## calc
module calc(
    input clk,  
    input rst_n,  
    input [7:0] num,
    input [2:0] op,
    input start,
    output reg [15:0] result,
    output reg [15:0] display_val,  
    output [2:0] led_op,  
    output reg stop
);
Settings: LEC_CHECK=0, CAP_MARGIN=20, CORE_MARGIN=2, CORE_UTILIZATION=70, CTS_CLUSTER_SIZE=75, SETUP_SLACK_MARGIN=2.69, SLEW_MARGIN=20; clock period 47.8 ns.
run.sh (not shown) runs the stock make flow with config.mk's settings and CLKGATE_MAP_FILE=.
The baseline reached the layout checks and failed them: capacitance limit, slew limit, setup timing.
==> next run, changes <==
CTS_CLUSTER_SIZE = default   (was 75)
HOLD_SLACK_MARGIN = -0.09   (was default)
PLACE_DENSITY = 0.6   (was default)
SETUP_SLACK_MARGIN = default   (was 2.69)
clock period = 32.1 ns   (was 47.8 ns; I/O delays follow)
Result: This time the run stopped in 4_1_cts on DPL-0038. Area after synthesis does not change. Synthesized cell count does not change. Die area stays the same.

========
Setup of oak:
Starting RTL as in the previous note.
Settings: LEC_CHECK=0, CAP_MARGIN=20, CORE_MARGIN=2, CORE_UTILIZATION=70, CTS_CLUSTER_SIZE=40, HOLD_SLACK_MARGIN=-0.1, SETUP_SLACK_MARGIN=5.0, SLEW_MARGIN=20; clock period 47.8 ns.
Layout checks on oak: not met. Flow itself completed; violations: capacitance limit, slew limit, setup timing.
Inputs modified between oak and pine:
Settings: clearing HOLD_SLACK_MARGIN, which used to be -0.1; clearing CTS_CLUSTER_SIZE, which used to be 40; swapping 70 for 59 in CORE_UTILIZATION.
==> results <==
pine drops fewer vias than oak.
Measured against pine, the aggregate routed wire length of oak comes out at 1.10 times the reference value.
| final-layout fill cell count | higher: pine |
From the logs: pine reached the end of the flow and failed the layout checks with setup timing.
Edits applied to the flow inputs when going from pine to birch:
Settings: a deleted SETUP_SLACK_MARGIN that had been 5.0; a change of CORE_UTILIZATION from 59 to 20; an added PLACE_DENSITY of 0.6; a change of the clock period (ns, I/O delays scaled along) from 47.8 to 56.7.
### Flow results
- Via count of the first global-routing pass down 5.2% in birch wrt pine
- Final critical delay including setup and external delays deteriorates in birch relative to pine.
- Compared to pine, birch reaches a lower achievable clock.
- Against pine, detailed-route wire length in birch fell by a few percent.
- Higher layout overhead on the synthesized area goes to pine over birch.
- Stage delay of the slowest cell on the critical path was lower in the run labelled pine.
- Data required time of the worst path ends up lower on pine.
- Overall fraction of global-route tracks in use in birch vs pine: down 27 points
- birch reached the final stage; the timing, DRC and antenna checks on its layout passed.
- First-pass GRT wire length shrinks by a few percent when moving from pine to birch.
#### Input delta (maple over birch)
Settings: CORE_ASPECT_RATIO: unset -> 0.5; CORE_UTILIZATION: 20 -> 70; TNS_END_PERCENT: unset -> 15; the clock period (ns, I/O delays scaled along): 56.7 -> 55.0.
--- outcome ---
maple has completed all stages; timing, DRC and antenna checks passed.
Compared with birch, maple instantiates a smaller number of cells.
Between birch and maple, time the final worst path needs with I/O delays and setup increased.
Compared to birch, maple was floorplanned on a smaller die.
Max-slew headroom at the worst pin deteriorates in maple relative to birch.
On required time of the worst setup path: between birch and maple, it ends up higher for birch.
What birch reported for die height has to be multiplied by 0.38 to get the figure for maple.
[diff] finished layout cell area, maple relative to birch: improvement

========
calc again, from the RTL that the note above started with.
==> flow/config.mk <==
export PLATFORM = sky130hd
export DESIGN_NAME = calc
export DESIGN_NICKNAME = calc
export VERILOG_FILES = /design/flow/design.v
export SDC_FILE = /design/flow/constraint.sdc
export NUM_CORES = 4
export LEC_CHECK = 0
export ABC_AREA = 1
export CAP_MARGIN = 5
export CORE_MARGIN = 2
export CORE_UTILIZATION = 70
export CTS_CLUSTER_DIAMETER = 194
export CTS_CLUSTER_SIZE = 85
export HOLD_SLACK_MARGIN = -0.08
export MAX_ROUTING_LAYER = met4
export PLACE_DENSITY = 0.6
export SLEW_MARGIN = 20
export TNS_END_PERCENT = 40
==> flow/constraint.sdc <==
create_clock -name core_clock -period 34.8 [get_ports {clk}]
set_input_delay 6.9600 -clock core_clock [delete_from_list [all_inputs] [get_ports {clk}]]
set_output_delay 6.9600 -clock core_clock [all_outputs]
set_load 0.01 [all_outputs]
The first run failed in 4_1_cts, error DPL-0038.
Next try:
ABC_AREA = default   (was 1)
CAP_MARGIN = 20   (was 5)
CORE_UTILIZATION = 40   (was 70)
CTS_CLUSTER_DIAMETER = default   (was 194)
CTS_CLUSTER_SIZE = default   (was 85)
HOLD_SLACK_MARGIN = default   (was -0.08)
MAX_ROUTING_LAYER = default   (was met4)
TNS_END_PERCENT = default   (was 40)
clock period = 52.6 ns   (was 34.8 ns; I/O delays follow)
=> This time the run completed without violations. Area after synthesis decreases by 3.4%. Synthesized cell count decreases by 17%. Die area increases by 68%.
Next try:
ABC_AREA = 1   (was default)
CORE_UTILIZATION = 72   (was 40)
CTS_CLUSTER_DIAMETER = 392   (was default)
clock period = 16.7 ns   (was 52.6 ns; I/O delays follow)
Outcome: Now the flow died in 3_5_place_dp. Die area went down by 42%. Synthesized cell count rises by 20%. Area after synthesis climbs by 3.5%.
Next try:
ABC_AREA = default   (was 1)
CAP_MARGIN = 0   (was 20)
CTS_CLUSTER_DIAMETER = 351   (was 392)
CTS_CLUSTER_SIZE = 34   (was default)
PLACE_DENSITY = default   (was 0.6)
SETUP_SLACK_MARGIN = -0.99   (was default)
Effect:
- The new run did not get past 3_5_place_dp (DPL-0038)
- die size is lower by 3.3%
- synthesized cell count went down by about 17%
- synthesized area shrinks by 3.4%
